==> flow/design.v <==
module uart_rx#(
	parameter CLK_FRE 	= 50,
	parameter UART_RATE = 115200
	) (
	input 				clk,    
	input 				rst_n,
	output 	 			recv_en,	
	output reg 	[ 7:0] 	recv_data,	
	input 				rx_pin 
);
parameter  RATE_CNT = (CLK_FRE * 1000_000 / UART_RATE) - 1;
reg [10:0] clk_cnt;
localparam WAIT = 2'd0, START = 2'd1, RECV = 2'd2, STOP = 2'd3;
reg [1:0] state;
assign recv_en = clk_cnt == RATE_CNT * 3 / 2;
reg [ 7:0] recv_data_r;
reg [ 2:0] recv_cnt;
always@(posedge clk)
	if(!rst_n)begin
		state 		<= WAIT;
		clk_cnt 	<= 0;
		recv_data 	<= 0;
	end
	else
	case(state)
		WAIT:
			if(!rx_pin)begin 
				recv_cnt <= 'd0;
				state <= START;
			end
		START:begin 
			if(clk_cnt == RATE_CNT / 2)begin 
				clk_cnt <= 0;
				state <= RECV;
			end
			else
				clk_cnt <= clk_cnt + 1;
		end
		RECV:begin 
			if(clk_cnt == RATE_CNT)begin 
				clk_cnt <= 0;
				recv_data_r[recv_cnt] <= rx_pin;
				recv_cnt <= recv_cnt + 1;
				state <= (recv_cnt == 7 )?STOP : RECV ;
			end
			else
				clk_cnt <= clk_cnt + 1;
		end
		STOP:begin 
			recv_data <= recv_data_r;
			if(clk_cnt == RATE_CNT * 3 / 2)begin 
				clk_cnt <= 0;
				state <= WAIT;
			end
			else 
				clk_cnt <= clk_cnt + 1;
		end
	endcase
endmodule
module uart_tx#(
	parameter CLK_FRE 	= 50,
	parameter UART_RATE = 115200
	) (
	input 				clk,    
	input 				rst_n,
	input 				send_en ,	
	output 	 			send_busy ,	
	input 		[ 7:0] 	send_data ,	
	output reg 			tx_pin
);
parameter  RATE_CNT = (CLK_FRE * 1000_000 / UART_RATE) - 1;
reg [10:0] clk_cnt;
localparam WAIT = 2'd0, START = 2'd1, SEND = 2'd2, STOP = 2'd3;
reg [1:0] state;
assign send_busy = state != WAIT;
reg [ 7:0] send_data_r;
reg [ 2:0] send_cnt;
always@(posedge clk)
	if(!rst_n)begin
		state 	<= WAIT;
		clk_cnt <= 0;
		tx_pin 	<= 1;
	end
	else
	case(state)
		WAIT:
			if(send_en)begin 
				send_data_r <= send_data;
				send_cnt <= 'd0;
				state <= START;
			end
		START:begin 
			tx_pin <= 0;
			if(clk_cnt == RATE_CNT)begin 
				clk_cnt <= 0;
				state <= SEND;
			end
			else
				clk_cnt <= clk_cnt + 1;
		end
		SEND:begin 
			tx_pin <= send_data_r[send_cnt];
			if(clk_cnt == RATE_CNT)begin 
				clk_cnt <= 0;
				send_cnt <= send_cnt + 1;
				state <= (send_cnt == 7 )?STOP : SEND ;
			end
			else
				clk_cnt <= clk_cnt + 1;
		end
		STOP:begin 
			tx_pin <= 1;
			if(clk_cnt == RATE_CNT)begin 
				clk_cnt <= 0;
				state <= WAIT;
			end
			else
				clk_cnt <= clk_cnt + 1;
		end
	endcase
endmodule
module uart_top (
	input 		clk,    
	input 		rst_n,
	input 		uart_rx,
	output		uart_tx
);
parameter CLK_FRE 		= 50;
parameter UART_RATE 	= 115200;
localparam SEND = 2'd0, WAIT = 2'd1;
reg [1:0] state;
reg  [31:0] wait_cnt;
reg  [ 7:0] send_cnt;
reg  [ 7:0] send_data;
reg  	    send_en;
wire [ 7:0] recv_data;
wire 		recv_en;
wire 		send_busy;
parameter 	ENG_NUM  = 9; 
parameter 	CHE_NUM  = 2; 
parameter 	DATA_NUM = CHE_NUM * 3 + ENG_NUM;  
wire [ DATA_NUM * 8 - 1:0] char_data = {8'hE4,8'hBD,8'hA0,8'hE5,8'hA5,8'hBD,"  World","\r\n"};
wire [ 7:0] char_byte = (send_cnt < DATA_NUM) ? char_data[ (DATA_NUM - 1 - send_cnt) * 8 +: 8] : 8'h00;
always@(posedge clk)
	if(!rst_n)begin
		state 		<= SEND;
		wait_cnt 	<= 0;
		send_cnt 	<= 0;
		send_en 	<= 'b0;
	end
	else
	case(state)
		SEND:begin  
			if(send_cnt == DATA_NUM + 1)begin 
				send_en 	<= 'b0;
				send_cnt 	<=  0;
				state 		<= WAIT;
			end
			else if(!send_busy)begin
				send_en 	<= 'b1;
				send_data 	<= char_byte;
				send_cnt 	<= send_cnt + 1;
			end
		end
		WAIT: 
			if(wait_cnt == CLK_FRE * 1000_000)begin 
				wait_cnt <= 0;
				state <= SEND;
			end
			else begin
				send_en <= recv_en;
				send_data <= recv_data;
				wait_cnt <= wait_cnt + 1;
			end
	endcase
uart_tx #(
	.CLK_FRE 	(CLK_FRE 	),
	.UART_RATE 	(UART_RATE 	)
	)uart_tx_m0(
	.clk 		(clk 		),
	.rst_n 		(rst_n 		),
	.send_en 	(send_en 	),
	.send_busy 	(send_busy 	),
	.send_data 	(send_data 	),
	.tx_pin 	(uart_tx 	)
	);
uart_rx #(
	.CLK_FRE 	(CLK_FRE 	),
	.UART_RATE 	(UART_RATE 	)
	)uart_rx_m0(
	.clk 		(clk 		),
	.rst_n 		(rst_n 		),
	.recv_en 	(recv_en 	),
	.recv_data 	(recv_data 	),
	.rx_pin 	(uart_rx 	)
	);
endmodule
make LEC_CHECK=0 CAP_MARGIN=20 CORE_ASPECT_RATIO=0.91 CORE_MARGIN=2 CORE_UTILIZATION=72 CTS_CLUSTER_DIAMETER=104 CTS_CLUSTER_SIZE=14 HOLD_SLACK_MARGIN=0.28 PLACE_DENSITY_LB_ADDON=0.15 SETUP_SLACK_MARGIN=0.92 SLEW_MARGIN=20 finish   # period 3.12 ns
run.sh (not shown) runs the stock make flow with config.mk's settings and CLKGATE_MAP_FILE=.
The first run passed the timing, DRC and antenna checks.
Then changed:
CAP_MARGIN = 15   (was 20)
CORE_ASPECT_RATIO = not set   (was 0.91)
SETUP_SLACK_MARGIN = 0.93   (was 0.92)
=> Core utilization increases by 1.2 points. Power decreases by a few percent. Cell count barely changes. Count of clock-buffer cells in the layout stays the same. Sequential share of layout area stays flat. Die size stays flat. Setup slack got worse by 0.0070 ns. Via count barely changes. Sequential power barely changes.
Then changed:
CAP_MARGIN = 20   (was 15)
CORE_ASPECT_RATIO = 0.91   (was not set)
CTS_CLUSTER_SIZE = 12   (was 14)
HOLD_SLACK_MARGIN = not set   (was 0.28)
SETUP_SLACK_MARGIN = 0.92   (was 0.93)
The changed run completed with no timing, DRC or antenna violations.
Maximum frequency climbs by about 0.33%.
Non-clock buffer count came out higher by 1.
Routed wire length increases by about 3.2%.
Global-route usage goes up by 1.7 points.
Worst setup slack gets better by 0.0070 ns.
Utilization shrinks by 1.2 points.
Register-to-register slack is about the same.
Sequential share of layout area barely changes.
Via count barely changes.
Final area barely changes.
Synthesized area is unchanged.
Then changed:
CORE_ASPECT_RATIO = 0.92   (was 0.91)
CTS_CLUSTER_SIZE = 14   (was 12)
SETUP_SLACK_MARGIN = 0.93   (was 0.92)
What happened: The new run finished clean. Core utilization grows by 1.1 points. Sequential share of layout area shrinks by 0.31 points. Register-to-register slack gets worse by 0.05 ns. Count of clock-buffer cells in the layout shrinks by 1. Clock skew grows by 0.0074 ns. Setup slack gets worse by 0.045 ns. Synthesized cell count does not change. Routed wire length is about the same. Worst hold slack is about the same.
Power figures rest on the tool's default switching activity, not on a simulated workload.
